==> design/flow/design.v <==
module Controller(Vppg, Find_Setting, CLK, rst_n, DC_Comp, PGA_Gain, CLK_Filter, LED_IR, LED_RED, IR_ADC_Value, RED_ADC_Value, LED_Drive);
input 		CLK;							 
input 		rst_n;							 
input 		Find_Setting;					 
input[7:0] 	Vppg;							 
output reg 			LED_IR;					 
output reg 			LED_RED;				 
output reg			CLK_Filter;				 
output reg  [3:0] 	LED_Drive;				 
output reg  [3:0] 	PGA_Gain;				 
output reg  [6:0] 	DC_Comp;				 
output reg  [7:0]   IR_ADC_Value;			 
output reg  [7:0]   RED_ADC_Value;			 
parameter 		 MAX_RAND_VOLTAGE = 250;
parameter 		 MIN_RAND_VOLTAGE = 5;
parameter		 MITTEL_VOLTAGE   = 127;
localparam[2:0]  INITIAL 			    = 3'b001;  
localparam[2:0]  IDLE         		    = 3'b010;  
localparam[2:0]  FIND_SETTING			= 3'b000;
localparam[2:0]  SWEEP_DC_COMP  		= 3'b011;  
localparam[2:0]  INCREASE_PGA_GAIN      = 3'b100;  
localparam[2:0]  OSCILLATE   	     	= 3'b101;  
localparam[2:0]  FIRST_DC_COMP   		= 3'b110;  
reg [9:0]  	counter;						 
reg [3:0] 	gaintemp;						
reg [3:0] 	PGA_Gain_IR;					 
reg [3:0] 	PGA_Gain_RED;					 
reg [2:0]   currentState, nextState;		 
reg [7:0]   DC_left, DC_right, DC_Comp_temp;  
reg [6:0]   DC_Comp_IR;						 
reg [6:0]   DC_Comp_RED; 				     
reg [1:0]	red_on_flag; 					 
reg [9:0]   min_index;						 
reg [9:0]   max_index;						 
reg [7:0]  	temp_min;						 
reg [7:0]  	temp_max;						 
reg [3:0]   gaintemp_max;
reg [3:0]   gaintemp_min;
reg 		start;
always@(posedge CLK or negedge rst_n) begin
	if(~rst_n)begin
		currentState  <= INITIAL;	
	end
    else begin 
		currentState  <= nextState;
	end
end
always@(posedge CLK) begin
	if(counter == 999) begin
			counter <= 0;
		end
		else if(counter >= 0) begin
		counter <= counter + 1;
		end
	 case(currentState)
		INITIAL: begin  
			nextState          <= FIND_SETTING;
			counter		       <= 0;
			PGA_Gain_RED 	   <= 0;
			PGA_Gain_IR		   <= 0;
			DC_Comp_temp	   <= 0;
			DC_Comp_IR 	       <= 0;
			DC_Comp_RED        <= 0; 
			red_on_flag        <= 1;  
			temp_min		   <= 255;
			temp_max           <= 0;
			min_index		   <= 0;
			max_index 		   <= 0;
			LED_IR			   <= 0;
			LED_RED			   <= 1;
			PGA_Gain		   <= 4'd0;
			gaintemp  		   <= 15;
			LED_Drive 	       <= 8;
			CLK_Filter         <= 0;
			gaintemp_max       <= 0;
			gaintemp_min       <= 0;
			start <= 0;
			DC_Comp            <= 0;
			IR_ADC_Value       <= 0;
			RED_ADC_Value      <= 0;
		end
		FIND_SETTING: begin  
		if(Find_Setting) begin
			nextState <= IDLE;
			end
		end
		IDLE: begin  
			DC_left	  <= 0;
			DC_right  <= MITTEL_VOLTAGE; 
            case(red_on_flag)   
                0: begin   
					nextState <= FIRST_DC_COMP;
		   		    LED_IR    <= 1;
		            LED_RED   <= 0;
                    DC_Comp   <= 0;
					temp_min  <= 255;
					temp_max  <= 0;
				end
				1: begin   
					nextState <= FIRST_DC_COMP;
		   			LED_IR    <= 0;
		   		    LED_RED   <= 1;
                    DC_Comp   <= 0; 	
					temp_min  <= 255;
					temp_max  <= 0;
				end 
				2: begin   
					if (Vppg < temp_min && LED_RED == 1) begin
		 				temp_min  <= Vppg;
		 				min_index <= counter;  
		 				nextState <= IDLE;
					end
					if (Vppg > temp_max && LED_RED == 1) begin
		 				temp_max  <= Vppg;
		 				max_index <= counter;  
						nextState <= IDLE;
					end
					if (counter == 999 && LED_RED == 1)begin  
						nextState <= SWEEP_DC_COMP;  
					end	
					if(LED_IR == 1) begin
						nextState <= SWEEP_DC_COMP;
					end				    
				end
                default:;
            endcase
		end 
		FIRST_DC_COMP:begin	 
			if ((DC_right - DC_left) > 1)begin 
				if(Vppg < MITTEL_VOLTAGE)begin
					DC_right 	    <= 	DC_Comp;
					DC_Comp_temp	<=  DC_Comp + DC_left;
					DC_Comp  		<=  DC_Comp_temp >>1;
				end else if(Vppg > MITTEL_VOLTAGE)begin
					DC_left 	    <=	DC_Comp;
					DC_Comp_temp 	<=  DC_Comp + DC_right;
					DC_Comp 	    <=  DC_Comp_temp >> 1;
				end else begin
					DC_left			<=	DC_Comp;
					DC_right		<=	DC_Comp;
				end	
			end else begin
				red_on_flag     	<=	 2;
				nextState			<= 	IDLE;					
			end
	    end
		SWEEP_DC_COMP: begin   
				if (counter < (((min_index +max_index) >> 1) + 7) && counter >= (((min_index + max_index) >> 1) - 7))begin 
					if(Vppg < MITTEL_VOLTAGE)begin
						DC_right 	    <= 	DC_Comp;
						DC_Comp_temp	<=  DC_Comp + DC_left;
						DC_Comp  		<=  DC_Comp_temp >>1;
					end else if(Vppg > MITTEL_VOLTAGE)begin
						DC_left 	    <=	DC_Comp;
						DC_Comp_temp    <=  DC_Comp + DC_right;
						DC_Comp 	    <=  DC_Comp_temp >> 1;
					end else begin
						DC_left			<=	DC_Comp;
						DC_right		<=	DC_Comp;
						nextState 		<= INCREASE_PGA_GAIN;
					end	
				end else if (counter >= (((min_index +max_index) >> 1) + 7)) begin 
					nextState	    <= INCREASE_PGA_GAIN;
				end         
		end
		INCREASE_PGA_GAIN: begin  
			if((counter >= max_index) && counter <= (max_index + 4'd15)) begin  
				if(Vppg < MAX_RAND_VOLTAGE) begin
					PGA_Gain <= PGA_Gain + 4'd1;
				end
				else begin
					gaintemp_max <= PGA_Gain;   
				end
				if(counter == (max_index + 4'd15)) begin   
					PGA_Gain <= 4'd0;
					start <= 1;
				end
			end
			if(start) begin
				start <= 0;
				if(2000 < gaintemp_max) begin
					red_on_flag    <= 0 ;
					counter    	   <= 0;  
					if(LED_IR) begin					 
						DC_Comp_IR    <= DC_Comp;		 
						PGA_Gain_IR   <= gaintemp_min; 	 
						nextState     <= OSCILLATE;
						PGA_Gain      <= 4'd0;  
						gaintemp      <= 15;
						gaintemp_max  <= 0;
						gaintemp_min  <= 0;
					end
					if(LED_RED) begin
						DC_Comp_RED   <= DC_Comp;		 
						PGA_Gain_RED  <= gaintemp_min;   
						nextState  	  <= IDLE; 			 
						PGA_Gain   	  <= 4'd0; 			 
						gaintemp      <= 15;
						gaintemp_max  <= 0;
						gaintemp_min  <= 0;
						LED_RED	      <= 0;
						LED_IR	      <= 1;
					end
				end
				else begin	
					red_on_flag 	  <= 0 ;
					counter    	      <= 0;  
					if(LED_IR) begin
						DC_Comp_IR    <= DC_Comp;		     
						PGA_Gain_IR   <= gaintemp_max; 		 
						nextState     <= OSCILLATE;			 
						PGA_Gain      <= 4'd0;  
						gaintemp      <= 15;
						gaintemp_max  <= 0;
						gaintemp_min  <= 0;
						LED_RED	      <= 1;
						LED_IR	      <= 0;
					end
					if(LED_RED) begin
						DC_Comp_RED   <= DC_Comp;			 
						PGA_Gain_RED  <= gaintemp_max;		 
						nextState     <= IDLE; 				 
						PGA_Gain      <= 4'd0; 				 
						gaintemp      <= 15;
						gaintemp_max  <= 0;
						gaintemp_min  <= 0;
						LED_RED	  	  <= 0;
						LED_IR	      <= 1;
					end
				end
			end
		end 
		OSCILLATE: begin  
			CLK_Filter <=~CLK_Filter;  
			if(counter == 9) begin	  
				LED_RED <= ~LED_RED; 
				LED_IR  <= ~LED_IR;
				counter <= 0;  
				if(LED_IR) begin
					DC_Comp  	  <= DC_Comp_RED;
					PGA_Gain 	  <= PGA_Gain_RED;
					IR_ADC_Value  <= Vppg;  
				end
				if(LED_RED) begin
					DC_Comp 	  <= DC_Comp_IR;
					PGA_Gain 	  <= PGA_Gain_IR;
					RED_ADC_Value <= Vppg;  
				end
			end	
		end
		default: nextState <= IDLE;
	endcase
end
endmodule
module FIR_Filter(
    input wire CLK,                  
    input wire CLK_Filter,           
    input wire [7:0] input_data,     
    input wire rst_n,                
    output reg [19:0] output_data    
);
parameter NUM_SHI_REGS = 22;	 
parameter NUM_ADD_REGS = 11;     
reg     [7:0]   shift_regs   [NUM_SHI_REGS-1:0];   
reg     [8:0]   add_regs     [NUM_ADD_REGS-1:0];   
reg 	[16:0]  order[NUM_ADD_REGS-1:0];  
wire    [7:0]   COEFFICIENTS [NUM_ADD_REGS-1:0];   
assign COEFFICIENTS[0]  =    8'd2;
assign COEFFICIENTS[1]  =    8'd10;
assign COEFFICIENTS[2]  =    8'd16;
assign COEFFICIENTS[3]  =    8'd28;
assign COEFFICIENTS[4]  =    8'd43;
assign COEFFICIENTS[5]  =    8'd60;
assign COEFFICIENTS[6]  =    8'd78;
assign COEFFICIENTS[7]  =    8'd95;
assign COEFFICIENTS[8]  =    8'd111;
assign COEFFICIENTS[9]  =    8'd122;
assign COEFFICIENTS[10] =    8'd128;
always @(posedge CLK or negedge rst_n) begin
    if (!rst_n) begin
        shift_regs[0]  <= 8'b0;
        shift_regs[1]  <= 8'b0;
        shift_regs[2]  <= 8'b0;
        shift_regs[3]  <= 8'b0;
        shift_regs[4]  <= 8'b0;
        shift_regs[5]  <= 8'b0;
        shift_regs[6]  <= 8'b0;
        shift_regs[7]  <= 8'b0;
        shift_regs[8]  <= 8'b0;
        shift_regs[9]  <= 8'b0;
        shift_regs[10] <= 8'b0;
        shift_regs[11] <= 8'b0;
        shift_regs[12] <= 8'b0;
        shift_regs[13] <= 8'b0;
        shift_regs[14] <= 8'b0;
        shift_regs[15] <= 8'b0;
        shift_regs[16] <= 8'b0;
        shift_regs[17] <= 8'b0;
        shift_regs[18] <= 8'b0;
        shift_regs[19] <= 8'b0;
        shift_regs[20] <= 8'b0;
        shift_regs[21] <= 8'b0;
        add_regs[0]  <= 9'b0;
        add_regs[1]  <= 9'b0;
        add_regs[2]  <= 9'b0;
        add_regs[3]  <= 9'b0;
        add_regs[4]  <= 9'b0;
        add_regs[5]  <= 9'b0;
        add_regs[6]  <= 9'b0;
        add_regs[7]  <= 9'b0;
        add_regs[8]  <= 9'b0;
        add_regs[9]  <= 9'b0;
        add_regs[10] <= 9'b0;
        order[0]  <= 17'b0;
        order[1]  <= 17'b0;
        order[2]  <= 17'b0;
        order[3]  <= 17'b0;
        order[4]  <= 17'b0;
        order[5]  <= 17'b0;
        order[6]  <= 17'b0;
        order[7]  <= 17'b0;
        order[8]  <= 17'b0;
        order[9]  <= 17'b0;
        order[10] <= 17'b0;
        output_data <= 20'd0;
    end else if (CLK_Filter) begin
        shift_regs[0]  <= input_data;
        shift_regs[1]  <= shift_regs[0];
        shift_regs[2]  <= shift_regs[1];
        shift_regs[3]  <= shift_regs[2];
        shift_regs[4]  <= shift_regs[3];
        shift_regs[5]  <= shift_regs[4];
        shift_regs[6]  <= shift_regs[5];
        shift_regs[7]  <= shift_regs[6];
        shift_regs[8]  <= shift_regs[7];
        shift_regs[9]  <= shift_regs[8];
        shift_regs[10] <= shift_regs[9];
        shift_regs[11] <= shift_regs[10];
        shift_regs[12] <= shift_regs[11];
        shift_regs[13] <= shift_regs[12];
        shift_regs[14] <= shift_regs[13];
        shift_regs[15] <= shift_regs[14];
        shift_regs[16] <= shift_regs[15];
        shift_regs[17] <= shift_regs[16];
        shift_regs[18] <= shift_regs[17];
        shift_regs[19] <= shift_regs[18];
        shift_regs[20] <= shift_regs[19];
        shift_regs[21] <= shift_regs[20];
        add_regs[0]     <= shift_regs[0] + shift_regs[21];
        add_regs[1]     <= shift_regs[1] + shift_regs[20];
        add_regs[2]     <= shift_regs[2] + shift_regs[19];
        add_regs[3]     <= shift_regs[3] + shift_regs[18];
        add_regs[4]     <= shift_regs[4] + shift_regs[17];
        add_regs[5]     <= shift_regs[5] + shift_regs[16];
        add_regs[6]     <= shift_regs[6] + shift_regs[15];
        add_regs[7]     <= shift_regs[7] + shift_regs[14];
        add_regs[8]     <= shift_regs[8] + shift_regs[13];
        add_regs[9]     <= shift_regs[9] + shift_regs[12];
        add_regs[10]    <= shift_regs[10] + shift_regs[11];
        order[0]    <= COEFFICIENTS[0] * add_regs[0];
        order[1]    <= COEFFICIENTS[1] * add_regs[1];
        order[2]    <= COEFFICIENTS[2] * add_regs[2];
        order[3]    <= COEFFICIENTS[3] * add_regs[3];
        order[4]    <= COEFFICIENTS[4] * add_regs[4];
        order[5]    <= COEFFICIENTS[5] * add_regs[5];
        order[6]    <= COEFFICIENTS[6] * add_regs[6];
        order[7]    <= COEFFICIENTS[7] * add_regs[7];
        order[8]    <= COEFFICIENTS[8] * add_regs[8];
        order[9]    <= COEFFICIENTS[9] * add_regs[9];
        order[10]   <= COEFFICIENTS[10] * add_regs[10];
	    output_data <=   order[0] + order[1] + order[2] + order[3] 
                       + order[4] + order[5] + order[6] + order[7] 
                       + order[8] + order[9] + order[10];
    end
end
endmodule
module Controller_FIR (
	input	[7:0] 	VPPG,             
	input 		  	Find_Setting,     
	input 		  	CLK,              
	input 		  	rst_n,            
	output 	[6:0] 	DC_Comp,          
	output 	[3:0] 	pga_Gain,         
	output 		  	LED_IR,           
	output 		  	LED_RED,          
	output  [19:0] 	Out_RED_Filtered, 
	output  [19:0] 	Out_IR_Filtered,  
	output  [3:0] 	LED_Drive         
);
	wire [7:0] IR_ADC_Value, RED_ADC_Value;
	wire 	   CLK_Filter;
	reg        CLK_Filter_q;    
	wire       Filter_En;       
	always @(posedge CLK or negedge rst_n) begin
		if (!rst_n) CLK_Filter_q <= 1'b0;
		else        CLK_Filter_q <= CLK_Filter;
	end
	assign Filter_En = CLK_Filter & ~CLK_Filter_q;
    Controller ct(  .Vppg(VPPG), 
                    .Find_Setting(Find_Setting), 
                    .CLK(CLK), 
                    .rst_n(rst_n), 
                    .DC_Comp(DC_Comp), 
                    .PGA_Gain(pga_Gain), 
                    .CLK_Filter(CLK_Filter), 
                    .LED_IR(LED_IR), 
                    .LED_RED(LED_RED),
                    .IR_ADC_Value(IR_ADC_Value), 
                    .RED_ADC_Value(RED_ADC_Value), 
                    .LED_Drive(LED_Drive)); 
	FIR_Filter red( .CLK(CLK),
                    .CLK_Filter(Filter_En), 
                    .input_data(RED_ADC_Value),
                    .rst_n(rst_n),  
                    .output_data(Out_RED_Filtered));
	FIR_Filter ir(  .CLK(CLK),
                    .CLK_Filter(Filter_En), 
                    .input_data(IR_ADC_Value),
                    .rst_n(rst_n),  
                    .output_data(Out_IR_Filtered));
endmodule
==> design/flow/run.sh <==
#!/bin/bash
# the make line also repeats each setting of config.mk as NAME=value (left out here)
make -C /OpenROAD-flow-scripts/flow DESIGN_CONFIG=/design/flow/config.mk WORK_HOME=/design/flow/orfs CLKGATE_MAP_FILE= finish
==> design/flow/config.mk <==
export PLATFORM = sky130hd
export DESIGN_NAME = Controller_FIR
export DESIGN_NICKNAME = Controller_FIR
export VERILOG_FILES = /design/flow/design.v
export SDC_FILE = /design/flow/constraint.sdc
export NUM_CORES = 4
export LEC_CHECK = 0
export ABC_AREA = 0
export CAP_MARGIN = 30
export CELL_PAD_IN_SITES_DETAIL_PLACEMENT = 0
export CELL_PAD_IN_SITES_GLOBAL_PLACEMENT = 0
export CORE_MARGIN = 2
export CORE_UTILIZATION = 72
export CTS_CLUSTER_DIAMETER = 355
export CTS_CLUSTER_SIZE = 14
export PLACE_DENSITY_LB_ADDON = 0.04
export SETUP_SLACK_MARGIN = -0.51
export SLEW_MARGIN = 20
export TNS_END_PERCENT = 5
==> design/flow/constraint.sdc <==
create_clock -name core_clock -period 5.27 [get_ports {CLK}]
set_input_delay 1.0540 -clock core_clock [delete_from_list [all_inputs] [get_ports {CLK}]]
set_output_delay 1.0540 -clock core_clock [all_outputs]
set_load 0.01 [all_outputs]
==> results of run 1 <==
==> per-stage QoR <==
| step | utilization (%) | setup slack, ns |
|---|---|---|
| after floorplan | - | -0.686 |
| after global placement | 75.3 | -0.995 |
| after detailed placement | 75.3 | -1.18 |
| after CTS | 78.0 | -0.898 |
| after global routing | 78.3 | -1.24 |
| final | 78.3 | -1.04 |
==> layer usage <==
metal  wire (microns)  share of wire (%)
met1            71200                 45
met3            10200                6.5
met4             4400                2.8
met5                0                  0
met2            71000                 45
==> final cells by class <==
| cell class | count | area, sq um |
|---|---|---|
| sequential | 1008 | 25800 |
| antenna | 1 | 2.50 |
| timing repair buffer | 199 | 1850 |
| clock buffer | 104 | 2160 |
| tap | 1254 | 1570 |
| fill | 6331 | 20300 |
| inverter | 808 | 3030 |
| multi-input combinational | 5018 | 38700 |
| clock inverter | 4 | 72.6 |
==> repair_timing <==
action	4_1_cts	5_1_grt
pin swaps	44	38
buffers inserted	9	5
endpoints found under the setup margin	19	22
resized	39	38
==> out/qor.txt, run 1 <==
Vias/cell: 5.72
Startpoint class of the critical path: flop
Nets: 8350
Die W: 311 microns
TritonRoute pass-1 iters: 6
Worst path arrival time: 6.85 ns
Area Overhead vs Synth: 7.70%
Initial drt markers: 3866
Final count of negative-setup-slack endpoints: 24
Core area: 93500 sq um
RSZ-0062 raised after global routing: yes
Buf/Inv on CP: 3
Dominant flop cell: dfrtp_1
Global Route met1 Usage: 50.2%
Min-delay worst type: reg -> reg
Floorplan core density: 72.7%
Max_cap viols: 0
Hold Path Cell Cnt: 0
XOR/XNOR share of the synthesized area: 4.77%
Critical path peak fanout: 3
Outcome: finished with violations
Initial antenna violation count: 2
Remaining antenna violation count after routing: 0
Simple-Gate Area Share: 13.0%
FF-to-FF End: red.output_data[18]
Slowest cell on crit path: fa_1
Met3 GRT Util: 5.35%
Final period util: 120%
Most used cell, CP: a21oi_2
Clock tree sinks: 1008
Final hold violation count: 0
CTS tree: done
Tool warnings: 80
Endpoint type of the worst setup path: flop
Total vias in the final route: 48000
Global route hottest layer: met2
Cells after Synth: 7056
Number of synthesized flops with an enable pin: 119
R2r setup slk: -1.04 ns
CTS H-tree lvls: 3
Worst EP required: 5.82 ns
Top cells by count: 1837 x nand2_1, 875 x dfrtp_1, 808 x inv_1, 751 x ha_1, 494 x o21ai_0
Max Slew Vio Count: 0
Worst r2r src: red.order[1][2]
FMAX: 159 MHz
Cell type with the largest total area: dfrtp_1
Placed Area: 70400 sq um
Ys flops: 1008
Clock slew at reported path FFs: 0.08 ns
Hold Path End: ct.currentState[0]
Total global-route track usage: 33.4%
Met2 GRT Util: 51.3%
IO Count: 68
DRC Markers: 0
Setup TNS: -15.77 ns
Insertion delay to the later sink of the worst-skew pair: 0.68 ns
Die height: 311 microns
Root buffer cell: clkbuf_16
DP HPWL: 118 mm
Overflow after GRT: 0
Post-route setup slack: -1.04 ns
Wirelength, routed: 157 mm
Port-buffer cells: 63
Yosys cell count: 7056
Worst hold start: ct.nextState[0]
Synth Cell Area: 67900 sq um
Post-Synthesis Mean Instance Area: 9.63 sq um
FA/HA/MAJ Cells, Area Fraction: 27.7%
Total CTS buffers: 81
Cts hold-fix bufs: 0
Post-synth ARST share: 86.9%
Standard-cell row count: 112
Total die size: 96800 sq um
First-pass GRT wire length: 258 mm
Comb area leader: adder cells
Worst Hold Slack: 0.375 ns
Clk buf depth: 3
Dpl cells: 8268
Crit path time final: 6.31 ns
Clock Skew: 0.0236 ns
Crit. Startpoint: red.order[1][2]
Setup CP Type: reg -> reg
Failing Checks: negative setup slack
Post-route non-filler standard cell count: 8396
Final Cell Area: 73200 sq um
Largest net degree at the start of global routing: 185
Rel. slew slack: 36.8%
Vias in the first global route: 48800
Crit path depth: 27
Main area contributors: dfrtp_1 32%, fa_1 14%, ha_1 14%
FF-to-FF path depth: 27
GP Congestion: 0.926
Post-synthesis sequential area ratio: 37.9%
Largest delay contributor family on the critical path: adder cells
Top-count cell post-synth: nand2_1
Yosys cell types: 78
Worst-Margin Slew: 0.940 ns
Worst Setup EP: red.output_data[18]
Dominant cell area share: 32.2%
YS chip area: 67900 sq um
Yosys warns: 6
AO/OA Area Share: 10.4%
Wirelength per Cell: 18.7 microns
Mux contribution to synthesized area: 0.448%
Slowest stage delay, CP: 0.58 ns
==> inputs of run 2 (changes only) <==
Settings changed: ABC_AREA 0 to unset, CAP_MARGIN 30 to 20, CELL_PAD_IN_SITES_DETAIL_PLACEMENT 0 to unset, CELL_PAD_IN_SITES_GLOBAL_PLACEMENT 0 to unset, CORE_UTILIZATION 72 to 54, CTS_CLUSTER_DIAMETER 355 to unset, CTS_CLUSTER_SIZE 14 to 60, HOLD_SLACK_MARGIN set to -0.08, PLACE_DENSITY_LB_ADDON 0.04 to unset, SETUP_SLACK_MARGIN -0.51 to 2.09.
Clock period 5.27 ns to 8.52 ns, I/O delays scaled along.
==> out/qor.txt, run 2 <==
Buf/Inv on CP: 3 (unchanged)
DP HPWL: 122 mm (+3.3%)
Overflow after GRT: 0 (unchanged)
DRC Markers: 0 (unchanged)
Max_cap viols: 0 (unchanged)
Dpl cells: 8576 (+3.7%)
Core area: 125000 sq um (+34%)
Area Overhead vs Synth: 9.58%
FF-to-FF path depth: 27 (unchanged)
Most used cell, CP: fa_1
CTS H-tree lvls: 3 (unchanged)
Placed Area: 70200 sq um (-0.37%)
Cells after Synth: 7056 (unchanged)
Vias/cell: 5.24 (-8.5%)
XOR/XNOR share of the synthesized area: 4.77% (unchanged)
Worst hold start: ct.nextState[1]
AO/OA Area Share: 10.4% (unchanged)
Clk buf depth: 3 (unchanged)
Wirelength per Cell: 18.2 microns (-2.6%)
Wirelength, routed: 160 mm (+2.1%)
Hold Path Cell Cnt: 0 (unchanged)
FMAX: 160 MHz (+0.85%)
Yosys cell count: 7056 (unchanged)
Clock tree sinks: 1008 (unchanged)
Die W: 359 microns (+15%)
Min-delay worst type: reg -> reg
Setup TNS: 0 ns (+15.77 ns)
FF-to-FF End: red.output_data[16]
Max Slew Vio Count: 0 (unchanged)
Simple-Gate Area Share: 13.0% (unchanged)
Worst-Margin Slew: 1.08 ns (+0.145 ns)
Post-route non-filler standard cell count: 8803 (+4.8%)
Yosys warns: 6 (unchanged)
Main area contributors: dfrtp_1 32%, fa_1 14%, ha_1 14%
Standard-cell row count: 130 (+16%)
RSZ-0062 raised after global routing: yes
Endpoint type of the worst setup path: flop
Top cells by count: 1837 x nand2_1, 875 x dfrtp_1, 808 x inv_1, 751 x ha_1, 494 x o21ai_0
Post-synthesis sequential area ratio: 37.9% (unchanged)
Dominant cell area share: 32.2% (unchanged)
Root buffer cell: clkbuf_16
Total global-route track usage: 25.8% (-7.6 points)
Slowest cell on crit path: fa_2
Worst r2r src: red.order[1][1]
Dominant flop cell: dfrtp_1
Mux contribution to synthesized area: 0.448% (unchanged)
YS chip area: 67900 sq um (unchanged)
FA/HA/MAJ Cells, Area Fraction: 27.7% (unchanged)
CTS tree: done
Slowest stage delay, CP: 0.59 ns (about the same)
Total vias in the final route: 46100 (-4.0%)
Die height: 359 microns (+15%)
Startpoint class of the critical path: flop
Comb area leader: adder cells
Nets: 8292 (-0.69%)
Tool warnings: 88 (+10%)
Setup CP Type: reg -> reg
Worst Setup EP: red.output_data[16]
Remaining antenna violation count after routing: 0 (unchanged)
Insertion delay to the later sink of the worst-skew pair: 0.72 ns (+0.04 ns)
Cts hold-fix bufs: 0 (unchanged)
GP Congestion: 0.924 (-0.23%)
Port-buffer cells: 63 (unchanged)
Ys flops: 1008 (unchanged)
Post-synth ARST share: 86.9% (unchanged)
Initial antenna violation count: 1 (-1)
Clock slew at reported path FFs: 0.06 ns (-0.02 ns)
Rel. slew slack: 27.4% (-9.4 points)
Cell type with the largest total area: dfrtp_1
Clock Skew: 0.0333 ns (+0.00976 ns)
Outcome: finished clean
Post-Synthesis Mean Instance Area: 9.63 sq um (unchanged)
IO Count: 68 (unchanged)
Vias in the first global route: 47100 (-3.4%)
Final period util: 73.4% (-46 points)
Synth Cell Area: 67900 sq um (unchanged)
Top-count cell post-synth: nand2_1
First-pass GRT wire length: 261 mm (+0.94%)
Largest net degree at the start of global routing: 248 (+34%)
Number of synthesized flops with an enable pin: 119 (unchanged)
Pre-CTS setup slack: 1.61 ns (+2.80 ns)
Post-route setup slack: 2.27 ns (+3.30 ns)
Final Cell Area: 74500 sq um (+1.7%)
Yosys cell types: 78 (unchanged)
TritonRoute pass-1 iters: 5 (-1)
Largest delay contributor family on the critical path: adder cells
Critical path peak fanout: 3 (unchanged)
Worst path arrival time: 6.89 ns (+0.04 ns)
Crit. Startpoint: red.order[1][1]
Crit path depth: 27 (unchanged)
Total CTS buffers: 114 (+41%)
Hold Path End: ct.currentState[1]
Initial drt markers: 2831 (-27%)
Floorplan core density: 54.2% (-18 points)
Worst EP required: 9.16 ns (+3.34 ns)
Total die size: 129000 sq um (+33%)
Crit path time final: 6.25 ns (-0.0533 ns)
Final hold violation count: 0 (unchanged)
R2r setup slk: 2.27 ns (+3.30 ns)
Final count of negative-setup-slack endpoints: 0 (-100%)
## run 2: routing by layer
layer  part of all wire (%)  GRT usage [%]  vias up  wire (microns)
met2                     48           42.8      545           76700
met1                     46           35.3    22400           73200
met5                      0              0        -               0
met4                    3.8           8.96        0            6160
li1                       -              -    22900               -
met3                    2.5           2.85      235            4030
## run 2: layout make-up
class                           instances  area [sq um]
Antenna cell                            1          2.50
Clock buffer                          149          3200
Clock inverter                         61           746
Fill cell                           10900         50800
Inverter                              808          3030
Multi-Input combinational cell       5018         38500
Sequential cell                      1008         25800
Tap cell                             1650          2060
Timing Repair Buffer                  108          1110
## run 2: timing repair
| item | 4_1_cts | 5_1_grt |
|---|---|---|
| gates resized | 22 | 28 |
| hold endpoints to repair | 0 | 0 |
| buffers inserted | 11 | 4 |
| pin swaps | 22 | 29 |
| endpoints found under the setup margin | 11 | 15 |
## run 2: metrics by stage
step                hold slack (ns)  util (%)
floorplan                     0.331         -
global placement              0.332      56.0
detailed placement            0.340      56.0
CTS                           0.352      59.3
global route                  0.358      59.4
finish                        0.351      59.4
==> inputs of run 3 (changes only) <==
Settings changed: ABC_AREA set to 1, CORE_UTILIZATION 54 to 72, CTS_CLUSTER_DIAMETER set to 224, CTS_CLUSTER_SIZE 60 to unset, HOLD_SLACK_MARGIN -0.08 to 0.29, PLACE_DENSITY_LB_ADDON set to 0.02, SETUP_SLACK_MARGIN 2.09 to 1.15.
Clock period 8.52 ns to 4.02 ns, I/O delays scaled along.
==> out/qor.txt, run 3 <==
Outcome: finished with violations
Failing Checks: negative setup slack
Number of synthesized flops with an enable pin: 119 (unchanged)
Floorplan core density: 72.8% (+19 points)
Die height: 314 microns (-12%)
AO/OA Area Share: 9.07% (-1.3 points)
Fillers: 5300 (-52%)
Dominant cell area share: 31.6% (-0.67 points)
Tool warnings: 74 (-16%)
FMAX: 173 MHz (+8.0%)
Standard-cell row count: 113 (-13%)
Crit path depth: 28 (+3.7%)
Final count of negative-setup-slack endpoints: 33 (+33)
Max Slew Vio Count: 0 (unchanged)
Worst hold start: ct.nextState[0]
Max_cap viols: 0 (unchanged)
Largest delay contributor family on the critical path: adder cells
Worst EP required: 4.65 ns (-4.51 ns)
Worst Hold Slack: 0.359 ns (+0.00858 ns)
IO Count: 68 (unchanged)
Total CTS buffers: 109 (-4.4%)
Setup TNS: -39.23 ns (-39.23 ns)
Remaining antenna violation count after routing: 0 (unchanged)
Simple-Gate Area Share: 18.1% (+5.1 points)
Clk buf depth: 3 (unchanged)
Crit path time final: 5.79 ns (-0.460 ns)
DRC Markers: 0 (unchanged)
Min-delay worst type: reg -> reg
Cell type with the largest total area: dfrtp_1
Post-synthesis sequential area ratio: 37.1% (-0.79 points)
Die W: 314 microns (-12%)
Overflow after GRT: 0 (unchanged)
Wirelength, routed: 190 mm (+19%)
Core Util, Final: 85.3% (+26 points)
Port-buffer cells: 63 (unchanged)
Clock slew at reported path FFs: 0.06 ns (about the same)
ANT cells: 0 (-1)
Ys flops: 1008 (unchanged)
Wirelength per Cell: 19.7 microns (+8.2%)
Worst r2r src: red.order[0][2]
Mux contribution to synthesized area: 0% (-0.45 points)
FF-to-FF path depth: 28 (+3.7%)
FF-to-FF End: red.output_data[17]
Core area: 95300 sq um (-24%)
Comb area leader: adder cells
Rel. slew slack: 26.5% (-0.90 points)
Final period util: 144% (+71 points)
Top cells by count: 2448 x nand2_1, 1129 x inv_1, 875 x dfrtp_1, 751 x ha_1, 576 x o21ai_0
Setup CP Type: reg -> reg
Cells after Synth: 8022 (+14%)
Largest net degree at the start of global routing: 217 (-13%)
Vias in the first global route: 56600 (+20%)
Post-Synthesis Mean Instance Area: 8.65 sq um (-10%)
Total global-route track usage: 37.7% (+12 points)
First-pass GRT wire length: 295 mm (+13%)
Area Overhead vs Synth: 17.2%
FA/HA/MAJ Cells, Area Fraction: 27.2% (-0.58 points)
Slowest stage delay, CP: 0.53 ns (-0.06 ns)
Dominant flop cell: dfrtp_1
Most used cell, CP: fa_1
Root buffer cell: clkbuf_16
Hold Path Cell Cnt: 0 (unchanged)
Crit. Startpoint: red.order[0][2]
Yosys warns: 6 (unchanged)
DP HPWL: 131 mm (+7.3%)
Initial drt markers: 5386 (+90%)
Clock Skew: 0.0264 ns (-0.00688 ns)
Worst path arrival time: 6.42 ns (-0.47 ns)
RSZ-0062 raised after global routing: yes
Main area contributors: dfrtp_1 32%, fa_1 14%, ha_1 14%
Post-synth ARST share: 86.9% (unchanged)
Insertion delay to the later sink of the worst-skew pair: 0.72 ns (about the same)
Yosys cell count: 8022 (+14%)
YS chip area: 69400 sq um (+2.1%)
GP Congestion: 0.958 (+3.7%)
Hold Path End: ct.currentState[0]
Worst-Margin Slew: 1.10 ns (+0.0175 ns)
XOR/XNOR share of the synthesized area: 1.17% (-3.6 points)
CTS tree: done
R2r setup slk: -1.77 ns (-4.04 ns)
Final hold violation count: 0 (unchanged)
Post-route setup slack: -1.77 ns (-4.04 ns)
Total vias in the final route: 57000 (+24%)
Worst Setup EP: red.output_data[17]
Startpoint class of the critical path: flop
Yosys cell types: 55 (-29%)
CTS H-tree lvls: 3 (unchanged)
TritonRoute pass-1 iters: 10 (+5)
Clock tree sinks: 1008 (unchanged)
Vias/cell: 5.90 (+13%)
Synth Cell Area: 69400 sq um (+2.1%)
Endpoint type of the worst setup path: flop
Initial antenna violation count: 0 (-1)
Nets: 9532 (+15%)
Slowest cell on crit path: fa_1
Critical path peak fanout: 4 (+1)
Buf/Inv on CP: 5 (+2)
Top-count cell post-synth: nand2_1
Total die size: 98900 sq um (-23%)
[run 3: area by class of cell]
cell class                      count  area, sq um  area share [%]
Inverter                         1143         4320            5.31
Timing Repair Buffer              373         3350            4.12
Clock inverter                     45          644           0.792
Multi-Input combinational cell   5663        42200            52.0
Clock buffer                      162         3330            4.10
Tap cell                         1265         1580            1.95
Sequential cell                  1008        25800            31.8
[run 3: layer usage]
| metal | global-route usage [%] | wire (microns) | vias up |
|---|---|---|---|
| met1 | 52.5 | 77300 | 27800 |
| li1 | - | - | 26100 |
| met3 | 7.20 | 15900 | 547 |
| met4 | 10.9 | 7050 | 0 |
| met5 | 0 | 0 | - |
| met2 | 61.0 | 89800 | 2504 |
[run 3: through the flow]
step,cell area (sq um),worst slack (ns),instances
finish,81300,-1.77,9659
global route,81300,-2.01,9659
CTS,79800,-1.63,9648
detailed placement,73500,-1.82,9424
global placement,73500,-1.67,9424
floorplan,69600,-1.36,8024
[run 3: timing repair]
item / CTS / global route
hold endpoints to repair: 53 / 0
gates resized: 554 / 369
setup endpoints to repair: 184 / 188
buffers inserted: 16 / 11
pin swaps: 391 / 389
hold buffers: 1 / 0
==> inputs of run 4 (changes only) <==
Settings changed: CAP_MARGIN 20 to 0, CELL_PAD_IN_SITES_GLOBAL_PLACEMENT set to 1, CORE_ASPECT_RATIO set to 0.84, CORE_UTILIZATION 72 to 16, CTS_CLUSTER_DIAMETER 224 to unset, HOLD_SLACK_MARGIN 0.29 to unset, MAX_ROUTING_LAYER set to met5, PLACE_DENSITY set to 0.49, PLACE_DENSITY_LB_ADDON 0.02 to unset, SETUP_SLACK_MARGIN 1.15 to unset, SLEW_MARGIN 20 to 30, TNS_END_PERCENT 5 to unset.
Clock period 4.02 ns to 9.55 ns, I/O delays scaled along.
==> out/qor.txt, run 4 <==
Comb area leader: adder cells
Post-CTS setup buffer count: 0 (-16)
FF-to-FF path depth: 30 (+7.1%)
Setup TNS: 0 ns (+39.23 ns)
Fillers: 48300 (+810%)
Cts hold-fix bufs: 0 (-1)
Root buffer cell: clkbuf_16
Critical path peak fanout: 6 (+2)
Final Cell Area: 81700 sq um (+0.42%)
Core area: 432000 sq um (+350%)
Final hold violation count: 0 (unchanged)
Die height: 608 microns (+93%)
DP HPWL: 158 mm (+21%)
Endpoint type of the worst setup path: flop
Vias in the first global route: 51100 (-9.8%)
XOR/XNOR share of the synthesized area: 1.17% (unchanged)
YS chip area: 69400 sq um (unchanged)
Total die size: 439000 sq um (+340%)
Cell type with the largest total area: dfrtp_1
Buf/Inv on CP: 4 (-1)
Worst hold start: ct.nextState[1]
R2r setup slk: 3.29 ns (+5.06 ns)
FMAX: 160 MHz (-7.6%)
Total vias in the final route: 50100 (-12%)
Number of synthesized flops with an enable pin: 119 (unchanged)
Crit path time final: 6.26 ns (+0.473 ns)
FF-to-FF End: red.output_data[17]
CTS H-tree lvls: 4 (+1)
Wirelength per Cell: 14.8 microns (-25%)
Worst EP required: 10.32 ns (+5.67 ns)
Port-buffer cells: 63 (unchanged)
Hold Path End: ct.currentState[1]
Post-synthesis sequential area ratio: 37.1% (unchanged)
Overflow after GRT: 0 (unchanged)
Max_cap viols: 0 (unchanged)
CTS tree: done
Post-route non-filler standard cell count: 14000 (+45%)
Yosys cell types: 55 (unchanged)
Outcome: finished clean
Met3 GRT Util: 1.14% (-6.1 points)
Wirelength, routed: 207 mm (+8.8%)
Tool warnings: 85 (+15%)
Startpoint class of the critical path: flop
GP Congestion: 0.778 (-19%)
Largest net degree at the start of global routing: 179 (-18%)
Top cells by count: 2448 x nand2_1, 1129 x inv_1, 875 x dfrtp_1, 751 x ha_1, 576 x o21ai_0
Yosys warns: 6 (unchanged)
Setup CP Type: reg -> reg
Yosys cell count: 8022 (unchanged)
Crit. Startpoint: red.order[1][1]
Worst r2r src: red.order[1][1]
Simple-Gate Area Share: 18.1% (unchanged)
Total global-route track usage: 9.44% (-28 points)
Top-count cell post-synth: nand2_1
Dominant flop cell: dfrtp_1
DRC Markers: 0 (unchanged)
Rel. slew slack: 34.7% (+8.2 points)
Nets: 9291 (-2.5%)
Final period util: 65.6% (-78 points)
Mux contribution to synthesized area: 0% (unchanged)
Dpl cells: 13700 (+45%)
Max Slew Vio Count: 0 (unchanged)
Clock tree sinks: 1008 (unchanged)
Synth Cell Area: 69400 sq um (unchanged)
Placed Area: 76900 sq um (+4.6%)
Min-delay worst type: reg -> reg
Most used cell, CP: nand2_1
RSZ-0062 raised after global routing: no
Slowest cell on crit path: fa_1
Cells after Synth: 8022 (unchanged)
IO Count: 68 (unchanged)
Post-synth ARST share: 86.9% (unchanged)
Worst path arrival time: 7.03 ns (+0.61 ns)
Initial antenna violation count: 11 (+11)
Global route hottest layer: met1
Slowest stage delay, CP: 0.53 ns (about the same)
Dominant cell area share: 31.6% (unchanged)
Largest delay contributor family on the critical path: adder cells
Hold Path Cell Cnt: 0 (unchanged)
Met2 GRT Util: 13.3% (-48 points)
Global Route met1 Usage: 15.1% (-37 points)
FA/HA/MAJ Cells, Area Fraction: 27.2% (unchanged)
Ys flops: 1008 (unchanged)
Final count of negative-setup-slack endpoints: 0 (-100%)
Clk buf depth: 4 (+1)
CTS-repair resized insts: 0 (-100%)
Worst Setup EP: red.output_data[17]
Core Util, Final: 18.9% (-66 points)
Floorplan core density: 16.1% (-57 points)
Clock slew at reported path FFs: 0.05 ns (about the same)
Vias/cell: 3.59 (-39%)
Initial drt markers: 3007 (-44%)
Main area contributors: dfrtp_1 32%, fa_1 14%, ha_1 14%
Total CTS buffers: 142 (+30%)
Clock Skew: 0.0987 ns (+0.0722 ns)
Worst-Margin Slew: 0.980 ns (-0.123 ns)
Insertion delay to the later sink of the worst-skew pair: 0.86 ns (+0.14 ns)
TritonRoute pass-1 iters: 5 (-5)
Standard-cell row count: 221 (+96%)
AO/OA Area Share: 9.07% (unchanged)
Crit path depth: 30 (+7.1%)
Remaining antenna violation count after routing: 0 (unchanged)
First-pass GRT wire length: 325 mm (+9.8%)
Die W: 723 microns (+130%)
Post-Synthesis Mean Instance Area: 8.65 sq um (unchanged)
Area Overhead vs Synth: 17.7%
run 4: per-stage QoR:
step / hold WS [ns] / setup WS [ns]
2_1_floorplan: 0.331 / 3.79
3_3_place_gp: 0.332 / 3.16
3_5_place_dp: 0.336 / 3.18
4_1_cts: 0.348 / 3.21
5_1_grt: 0.351 / 2.77
6_report: 0.345 / 3.29
run 4: layout make-up:
cell class / count / area, sq um / area share [%]
Multi-Input combinational cell: 5663 / 38600 / 47.2
Clock buffer: 195 / 4070 / 4.98
Antenna cell: 5 / 12.5 / 0.0153
Inverter: 1143 / 4300 / 5.26
Timing Repair Buffer: 99 / 1050 / 1.29
Clock inverter: 55 / 661 / 0.809
Sequential cell: 1008 / 25800 / 31.5
Tap cell: 5798 / 7250 / 8.88
run 4: layer usage:
layer / routed length (microns) / up-vias / part of all wire, %
met2: 82000 / 505 / 40
met3: 5970 / 194 / 2.9
li1: - / 25700 / -
met1: 115000 / 23800 / 56
met5: 0 / - / 0
met4: 3690 / 0 / 1.8
==> inputs of run 5 (changes only) <==
Settings changed: CAP_MARGIN 0 to 30, CELL_PAD_IN_SITES_DETAIL_PLACEMENT set to 0, CELL_PAD_IN_SITES_GLOBAL_PLACEMENT 1 to 0, CORE_ASPECT_RATIO 0.84 to 0.57, CORE_MARGIN 2 to 9, CORE_UTILIZATION 16 to 29, CTS_CLUSTER_DIAMETER set to 36, GPL_ROUTABILITY_DRIVEN set to 1, MAX_ROUTING_LAYER met5 to unset, MIN_ROUTING_LAYER set to met2, PLACE_DENSITY 0.49 to unset, PLACE_DENSITY_LB_ADDON set to 0.24, SETUP_SLACK_MARGIN set to 2.71, SLEW_MARGIN 30 to 35, TNS_END_PERCENT set to 50.
Clock period 9.55 ns to 10.6 ns, I/O delays scaled along.
==> out/qor.txt, run 5 <==
Top cells by count: 2448 x nand2_1, 1129 x inv_1, 875 x dfrtp_1, 751 x ha_1, 576 x o21ai_0
Fillers: 24600 (-49%)
Tool warnings: 91 (+7.1%)
M1 WL: 0 microns (-100%)
Standard-cell row count: 135 (-39%)
Clock tree sinks: 1008 (unchanged)
CTS tree: done
Final count of negative-setup-slack endpoints: 0 (unchanged)
Vias in the first global route: 85500 (+67%)
Cells after Synth: 8022 (unchanged)
FF-to-FF End: red.output_data[18]
Post-synthesis sequential area ratio: 37.1% (unchanged)
Top-count cell post-synth: nand2_1
Worst path arrival time: 7.47 ns (+0.44 ns)
Yosys cell count: 8022 (unchanged)
RSZ-0062 raised after global routing: no
Die height: 387 microns (-36%)
Rel. slew slack: 30.9% (-3.8 points)
Die W: 666 microns (-7.8%)
Max Slew Vio Count: 0 (unchanged)
Startpoint class of the critical path: flop
Wirelength per Cell: 18.9 microns (+27%)
Setup CP Type: reg -> reg
Most used cell, CP: nand2_1
Buf/Inv on CP: 1 (-3)
Min-delay worst type: reg -> reg
Worst hold start: ct.nextState[2]
Slowest stage delay, CP: 0.55 ns (+0.02 ns)
Total global-route track usage: 24.7% (+15 points)
Total die size: 258000 sq um (-41%)
FA/HA/MAJ Cells, Area Fraction: 27.2% (unchanged)
Total vias in the final route: 74700 (+49%)
Slowest cell on crit path: fa_1
YS chip area: 69400 sq um (unchanged)
Wirelength, routed: 216 mm (+4.4%)
Overflow after GRT: 0 (unchanged)
Yosys warns: 6 (unchanged)
CTS H-tree lvls: 4 (unchanged)
Area Overhead vs Synth: 15.3%
First-pass GRT wire length: 329 mm (+1.4%)
FF-to-FF path depth: 27 (-10%)
Simple-Gate Area Share: 18.1% (unchanged)
Port-buffer cells: 63 (unchanged)
Initial drt markers: 7937 (+160%)
Yosys cell types: 55 (unchanged)
Post-CTS setup buffer count: 0 (unchanged)
Post-Synthesis Mean Instance Area: 8.65 sq um (unchanged)
Worst-Margin Slew: 1.03 ns (+0.0458 ns)
Routed wl met2: 89.2 mm (+8.8%)
Final period util: 63.4% (-2.2 points)
XOR/XNOR share of the synthesized area: 1.17% (unchanged)
Final hold violation count: 0 (unchanged)
Ys flops: 1008 (unchanged)
Outcome: finished clean
Main area contributors: dfrtp_1 32%, fa_1 14%, ha_1 14%
FMAX: 149 MHz (-6.8%)
Synth Cell Area: 69400 sq um (unchanged)
Root buffer cell: clkbuf_16
TritonRoute pass-1 iters: 10 (+5)
IO Count: 68 (unchanged)
Placed Area: 73500 sq um (-4.4%)
Clock slew at reported path FFs: 0.06 ns (about the same)
Crit path depth: 27 (-10%)
Insertion delay to the later sink of the worst-skew pair: 0.89 ns (+0.03 ns)
GP Congestion: 0.985 (+27%)
Cts hold-fix bufs: 0 (unchanged)
Setup TNS: 0 ns (unchanged)
Crit. Startpoint: red.order[1][1]
Critical path peak fanout: 7 (+1)
Endpoint type of the worst setup path: flop
Dominant flop cell: dfrtp_1
Worst r2r src: red.order[1][1]
Worst Setup EP: red.output_data[18]
Final Cell Area: 80000 sq um (-2.0%)
DRC Markers: 0 (unchanged)
Mux contribution to synthesized area: 0% (unchanged)
Initial antenna violation count: 28 (+17)
Largest net degree at the start of global routing: 200 (+12%)
Number of synthesized flops with an enable pin: 119 (unchanged)
Worst EP required: 11.35 ns (+1.03 ns)
Vias/cell: 6.53 (+82%)
Met3 wire length: 113 mm (+1800%)
Nets: 9329 (+0.41%)
Dpl cells: 11100 (-19%)
Hold Path End: ct.currentState[2]
Crit path time final: 6.72 ns (+0.457 ns)
DP HPWL: 158 mm (-0.13%)
R2r setup slk: 3.88 ns (+0.59 ns)
AO/OA Area Share: 9.07% (unchanged)
Max_cap viols: 0 (unchanged)
Floorplan core density: 29.2% (+13 points)
Clk buf depth: 4 (unchanged)
Core area: 238000 sq um (-45%)
Cell type with the largest total area: dfrtp_1
Hold Path Cell Cnt: 0 (unchanged)
Post-synth ARST share: 86.9% (unchanged)
Remaining antenna violation count after routing: 0 (unchanged)
Largest delay contributor family on the critical path: adder cells
Post-route non-filler standard cell count: 11400 (-18%)
CTS-repair resized insts: 0 (unchanged)
Clock Skew: 0.101 ns (+0.00244 ns)
Total CTS buffers: 179 (+26%)
Dominant cell area share: 31.6% (unchanged)
Comb area leader: adder cells
Uppermost layer routed: met5
## run 5: per-stage QoR
| step | hold slack, ns | util (%) | setup WS, ns |
|---|---|---|---|
| floorplan | 0.331 | - | 4.84 |
| global placement | 0.332 | 30.9 | 4.04 |
| detailed placement | 0.337 | 30.9 | 4.16 |
| CTS | 0.340 | 33.5 | 4.08 |
| global route | 0.348 | 33.6 | 3.49 |
| finish | 0.348 | 33.6 | 3.88 |
## run 5: layout make-up
| cell class | instances | area [sq um] | area share (%) |
|---|---|---|---|
| Multi-Input combinational cell | 5663 | 38600 | 48.2 |
| Sequential cell | 1008 | 25800 | 32.2 |
| Clock buffer | 211 | 4800 | 6.00 |
| Inverter | 1143 | 4300 | 5.37 |
| Tap cell | 3151 | 3940 | 4.93 |
| Clock inverter | 109 | 1340 | 1.67 |
| Timing Repair Buffer | 100 | 1160 | 1.46 |
| Antenna cell | 54 | 135 | 0.169 |
## run 5: layer usage
| layer | track usage (%) | vias up |
|---|---|---|
| met1 | - | 27800 |
| met5 | 17.2 | - |
| met2 | 21.8 | 19900 |
| met3 | 42.7 | 1206 |
| met4 | 3.18 | 155 |
| li1 | - | 25600 |
==> inputs of run 6 (changes only) <==
Settings changed: ABC_AREA 1 to 0, CAP_MARGIN 30 to 20, CELL_PAD_IN_SITES_DETAIL_PLACEMENT 0 to 2, CELL_PAD_IN_SITES_GLOBAL_PLACEMENT 0 to 3, CORE_ASPECT_RATIO 0.57 to unset, CORE_MARGIN 9 to 4, CORE_UTILIZATION 29 to 20, CTS_CLUSTER_DIAMETER 36 to 66, GPL_ROUTABILITY_DRIVEN 1 to unset, HOLD_SLACK_MARGIN set to 0.23, MAX_ROUTING_LAYER set to met4, PLACE_DENSITY_LB_ADDON 0.24 to 0.23, SETUP_SLACK_MARGIN 2.71 to unset, SLEW_MARGIN 35 to 20, TNS_END_PERCENT 50 to unset.
Clock period 10.6 ns to 6.22 ns, I/O delays scaled along.
==> out/qor.txt, run 6 <==
Outcome: finished with violations
Failing Checks: negative setup slack
Worst-Margin Slew: 1.07 ns (+0.0465 ns)
Post-synth ARST share: 86.9% (unchanged)
Critical path peak fanout: 2 (-5)
XOR/XNOR share of the synthesized area: 4.77% (+3.6 points)
FF-to-FF path depth: 28 (+3.7%)
Comb area leader: adder cells
Top-count cell post-synth: nand2_1
Largest delay contributor family on the critical path: adder cells
Yosys cell types: 78 (+42%)
FA/HA/MAJ Cells, Area Fraction: 27.7% (+0.58 points)
Vias in the first global route: 84600 (-1.0%)
Slowest stage delay, CP: 0.54 ns (about the same)
Remaining antenna violation count after routing: 0 (unchanged)
DP HPWL: 169 mm (+7.1%)
Root buffer cell: clkbuf_16
Clock tree sinks: 1008 (unchanged)
Area occupied by registers: 25800 sq um (unchanged)
Worst r2r src: ir.order[0][2]
Min-delay worst type: reg -> reg
Worst EP required: 6.92 ns (-4.43 ns)
Final count of negative-setup-slack endpoints: 7 (+7)
Total global-route track usage: 20.5% (-4.1 points)
Crit path depth: 28 (+3.7%)
Tool warnings: 101 (+11%)
Fillers: 38000 (+54%)
Final hold violation count: 0 (unchanged)
Yosys warns: 6 (unchanged)
Mux contribution to synthesized area: 0.448% (+0.45 points)
Post-route setup slack: -0.166 ns (-4.04 ns)
RSZ-0062 raised after global routing: yes
CTS H-tree lvls: 4 (unchanged)
Die height: 591 microns (+53%)
Total CTS buffers: 162 (-9.5%)
Dominant cell area share: 32.2% (+0.67 points)
Post-Synthesis Mean Instance Area: 9.63 sq um (+11%)
Total vias in the final route: 67100 (-10%)
Crit path time final: 6.39 ns (-0.336 ns)
Slowest cell on crit path: fa_1
Area Overhead vs Synth: 18.7%
Yosys cell count: 7056 (-12%)
Overflow after GRT: 0 (unchanged)
Initial antenna violation count: 17 (-39%)
Post-synthesis sequential area ratio: 37.9% (+0.79 points)
Insertion delay to the later sink of the worst-skew pair: 0.86 ns (-0.03 ns)
Core Util, Final: 23.9% (-9.7 points)
Setup CP Type: reg -> reg
Max_cap viols: 0 (unchanged)
Clock Skew: 0.0485 ns (-0.0526 ns)
Core area: 337000 sq um (+42%)
Startpoint class of the critical path: flop
Nets: 8426 (-9.7%)
Buf/Inv on CP: 7 (+6)
Rel. slew slack: 28.5% (-2.4 points)
Port-buffer cells: 63 (unchanged)
Hold Path Cell Cnt: 0 (unchanged)
Ys flops: 1008 (unchanged)
Largest net degree at the start of global routing: 175 (-13%)
YS chip area: 67900 sq um (-2.1%)
Total die size: 349000 sq um (+35%)
Max Slew Vio Count: 0 (unchanged)
Worst path arrival time: 7.08 ns (-0.39 ns)
DRC Markers: 0 (unchanged)
Comb area: 38900 sq um (+0.83%)
Die W: 591 microns (-11%)
AO/OA Area Share: 10.4% (+1.3 points)
Top cells by count: 1837 x nand2_1, 875 x dfrtp_1, 808 x inv_1, 751 x ha_1, 494 x o21ai_0
CTS tree: done
Crit. Startpoint: ir.order[0][2]
Final period util: 103% (+39 points)
GP Congestion: 0.857 (-13%)
Number of synthesized flops with an enable pin: 119 (unchanged)
Cells after Synth: 7056 (-12%)
Worst Setup EP: ir.output_data[19]
Main area contributors: dfrtp_1 32%, fa_1 14%, ha_1 14%
Simple-Gate Area Share: 13.0% (-5.1 points)
Wirelength per Cell: 19.3 microns (+2.3%)
Wirelength, routed: 230 mm (+6.5%)
Most used cell, CP: buf_4
Clock slew at reported path FFs: 0.06 ns (about the same)
Hold Path End: ct.currentState[0]
R2r setup slk: -0.17 ns (-4.04 ns)
TritonRoute pass-1 iters: 7 (-3)
Worst hold start: ct.nextState[0]
Floorplan core density: 20.1% (-9.0 points)
Cell type with the largest total area: dfrtp_1
Endpoint type of the worst setup path: flop
Dominant flop cell: dfrtp_1
Synth Cell Area: 67900 sq um (-2.1%)
Initial drt markers: 4085 (-49%)
Vias/cell: 5.63 (-14%)
IO Count: 68 (unchanged)
First-pass GRT wire length: 351 mm (+6.6%)
Clk buf depth: 4 (unchanged)
Standard-cell row count: 213 (+58%)
FMAX: 157 MHz (+5.3%)
FF-to-FF End: ir.output_data[19]
## run 6: final cells by class
type	count	area share (%)
clock inverter	82	1.00
timing repair buffer	194	2.22
tap	4515	7.01
antenna	75	0.233
multi-input combinational	5018	48.2
inverter	808	3.76
clock buffer	209	5.60
sequential	1008	31.9
## run 6: metal layers
layer	share of wire, %	up-vias	global-route usage [%]
met5	0	-	-
li1	-	23000	-
met2	53	18500	22.5
met1	0	25200	-
met4	2.3	0	2.15
met3	45	418	29.3
## run 6: what timing repair did
action                                  CTS  global route
setup buffers                            15             9
pin swaps                                74            43
endpoints found under the setup margin   17            17
gates resized                            88            36
hold buffers                              0             0
## run 6: stage by stage
stage,setup WS (ns),hold WS (ns),std cells,setup TNS [ns],cell area [sq um]
5_1_grt,-0.585,0.356,11900,-4.60,80600
3_3_place_gp,-0.642,0.331,11500,-5.09,74400
3_5_place_dp,-0.713,0.345,11500,-6.32,74400
4_1_cts,-0.182,0.342,11800,-0.819,80200
6_report,-0.166,0.341,11900,-0.531,80600
2_1_floorplan,0.0216,0.331,7058,0,68000
==> inputs of run 7 (changes only) <==
Settings changed: ABC_AREA 0 to unset, CAP_MARGIN 20 to 35, CELL_PAD_IN_SITES_DETAIL_PLACEMENT 2 to 1, CELL_PAD_IN_SITES_GLOBAL_PLACEMENT 3 to unset, CORE_ASPECT_RATIO set to 1.14, CORE_MARGIN 4 to 7, CORE_UTILIZATION 20 to 19, CTS_CLUSTER_DIAMETER 66 to unset, CTS_CLUSTER_SIZE set to 22, HOLD_SLACK_MARGIN 0.23 to unset, MAX_ROUTING_LAYER met4 to unset, PLACE_DENSITY_LB_ADDON 0.23 to 0.17.
Clock period 6.22 ns to 10.0 ns, I/O delays scaled along.
==> out/qor.txt, run 7 <==
Worst hold start: ct.nextState[2]
Overflow after GRT: 0 (unchanged)
Setup TNS: 0 ns (+0.531 ns)
Hold Path Cell Cnt: 0 (unchanged)
Post-synthesis sequential area ratio: 37.9% (unchanged)
Root buffer cell: clkbuf_16
Worst Hold Slack: 0.335 ns (-0.00598 ns)
Post-CTS setup buffer count: 0 (-15)
Max_cap viols: 0 (unchanged)
Core area: 356000 sq um (+5.5%)
Hold Path End: ct.currentState[2]
RSZ-0062 raised after global routing: no
Initial antenna violation count: 5 (-12)
Post-synth ARST share: 86.9% (unchanged)
FMAX: 140 MHz (-11%)
IO Count: 68 (unchanged)
CTS H-tree lvls: 4 (unchanged)
Final count of negative-setup-slack endpoints: 0 (-7)
Mux contribution to synthesized area: 0.448% (unchanged)
Total die size: 375000 sq um (+7.3%)
Nets: 8325 (-1.2%)
AO/OA Area Share: 10.4% (unchanged)
DP HPWL: 153 mm (-9.3%)
Dpl cells: 11700 (+1.2%)
Ys flops: 1008 (unchanged)
Most used cell, CP: fa_1
Worst-Margin Slew: 1.08 ns (+0.00639 ns)
CTS-repair resized insts: 0 (-100%)
Clock Skew: 0.0744 ns (+0.0259 ns)
Total global-route track usage: 16.6% (-3.9 points)
Top cells by count: 1837 x nand2_1, 875 x dfrtp_1, 808 x inv_1, 751 x ha_1, 494 x o21ai_0
Die height: 652 microns (+10%)
Endpoint type of the worst setup path: flop
Floorplan core density: 19.1% (-1.1 points)
TritonRoute pass-1 iters: 5 (-2)
Buf/Inv on CP: 2 (-5)
R2r setup slk: 2.86 ns (+3.02 ns)
Vias/cell: 5.56 (-1.4%)
Wirelength per Cell: 17.6 microns (-8.7%)
Clock slew at reported path FFs: 0.06 ns (about the same)
Critical path peak fanout: 3 (+1)
CTS tree: done
Total CTS buffers: 143 (-12%)
Min-delay worst type: reg -> reg
Worst EP required: 10.66 ns (+3.74 ns)
First-pass GRT wire length: 323 mm (-8.0%)
Yosys warns: 6 (unchanged)
Crit. Startpoint: red.order[1][1]
Synth Cell Area: 67900 sq um (unchanged)
XOR/XNOR share of the synthesized area: 4.77% (unchanged)
Crit path time final: 7.14 ns (+0.757 ns)
Cells after Synth: 7056 (unchanged)
Area Overhead vs Synth: 16.2%
Placed Area: 74100 sq um (-0.42%)
Clk buf depth: 4 (unchanged)
Largest net degree at the start of global routing: 219 (+25%)
Rel. slew slack: 28.1% (-0.43 points)
Dominant flop cell: dfrtp_1
Worst path arrival time: 7.81 ns (+0.73 ns)
Tool warnings: 83 (-18%)
Standard-cell row count: 234 (+9.9%)
YS chip area: 67900 sq um (unchanged)
Cts hold-fix bufs: 0 (unchanged)
Total vias in the final route: 66300 (-1.2%)
Worst r2r src: red.order[1][1]
Cell type with the largest total area: dfrtp_1
GP Congestion: 0.823 (-3.9%)
Number of synthesized flops with an enable pin: 119 (unchanged)
Wirelength, routed: 210 mm (-8.5%)
Crit path depth: 27 (-3.6%)
Yosys cell types: 78 (unchanged)
Startpoint class of the critical path: flop
DRC Markers: 0 (unchanged)
FA/HA/MAJ Cells, Area Fraction: 27.7% (unchanged)
Simple-Gate Area Share: 13.0% (unchanged)
Initial drt markers: 5603 (+37%)
Insertion delay to the later sink of the worst-skew pair: 0.84 ns (-0.02 ns)
Remaining antenna violation count after routing: 0 (unchanged)
Largest delay contributor family on the critical path: adder cells
Vias in the first global route: 79700 (-5.7%)
Post-Synthesis Mean Instance Area: 9.63 sq um (unchanged)
Post-route setup slack: 2.86 ns (+3.02 ns)
Setup CP Type: reg -> reg
Pre-CTS setup slack: 2.84 ns (+3.55 ns)
Post-route non-filler standard cell count: 11900 (+0.17%)
Outcome: finished clean
Dominant cell area share: 32.2% (unchanged)
Final period util: 71.4% (-31 points)
Top-count cell post-synth: nand2_1
Port-buffer cells: 63 (unchanged)
Max Slew Vio Count: 0 (unchanged)
Comb area leader: adder cells
Worst Setup EP: red.output_data[18]
Final hold violation count: 0 (unchanged)
FF-to-FF End: red.output_data[18]
Main area contributors: dfrtp_1 32%, fa_1 14%, ha_1 14%
Slowest cell on crit path: o41ai_1
Final Cell Area: 78900 sq um (-2.1%)
FF-to-FF path depth: 27 (-3.6%)
Die W: 574 microns (-2.8%)
Slowest stage delay, CP: 0.68 ns (+0.14 ns)
Yosys cell count: 7056 (unchanged)
Clock tree sinks: 1008 (unchanged)
-- run 7: final cells by class --
cell class / instances / area [sq um]
diodes: 11 / 27.5
clock buffers: 215 / 4290
clock inverters: 37 / 378
fillers: 41200 / 277000
inverters: 808 / 3030
multi-input cells: 5018 / 38300
flip-flops and latches: 1008 / 25800
well taps: 4720 / 5910
repair buffers: 112 / 1210
-- run 7: stage by stage --
stage	util, %
final	22.2
after global routing	22.2
after CTS	22.1
after detailed placement	20.8
after global placement	20.8
after floorplan	-
-- run 7: layer usage --
metal | GRT usage, % | part of all wire, %
met3 | 22.6 | 41
met2 | 20.6 | 55
met4 | 2.29 | 3.8
met5 | 0.584 | 0.13
met1 | - | 0
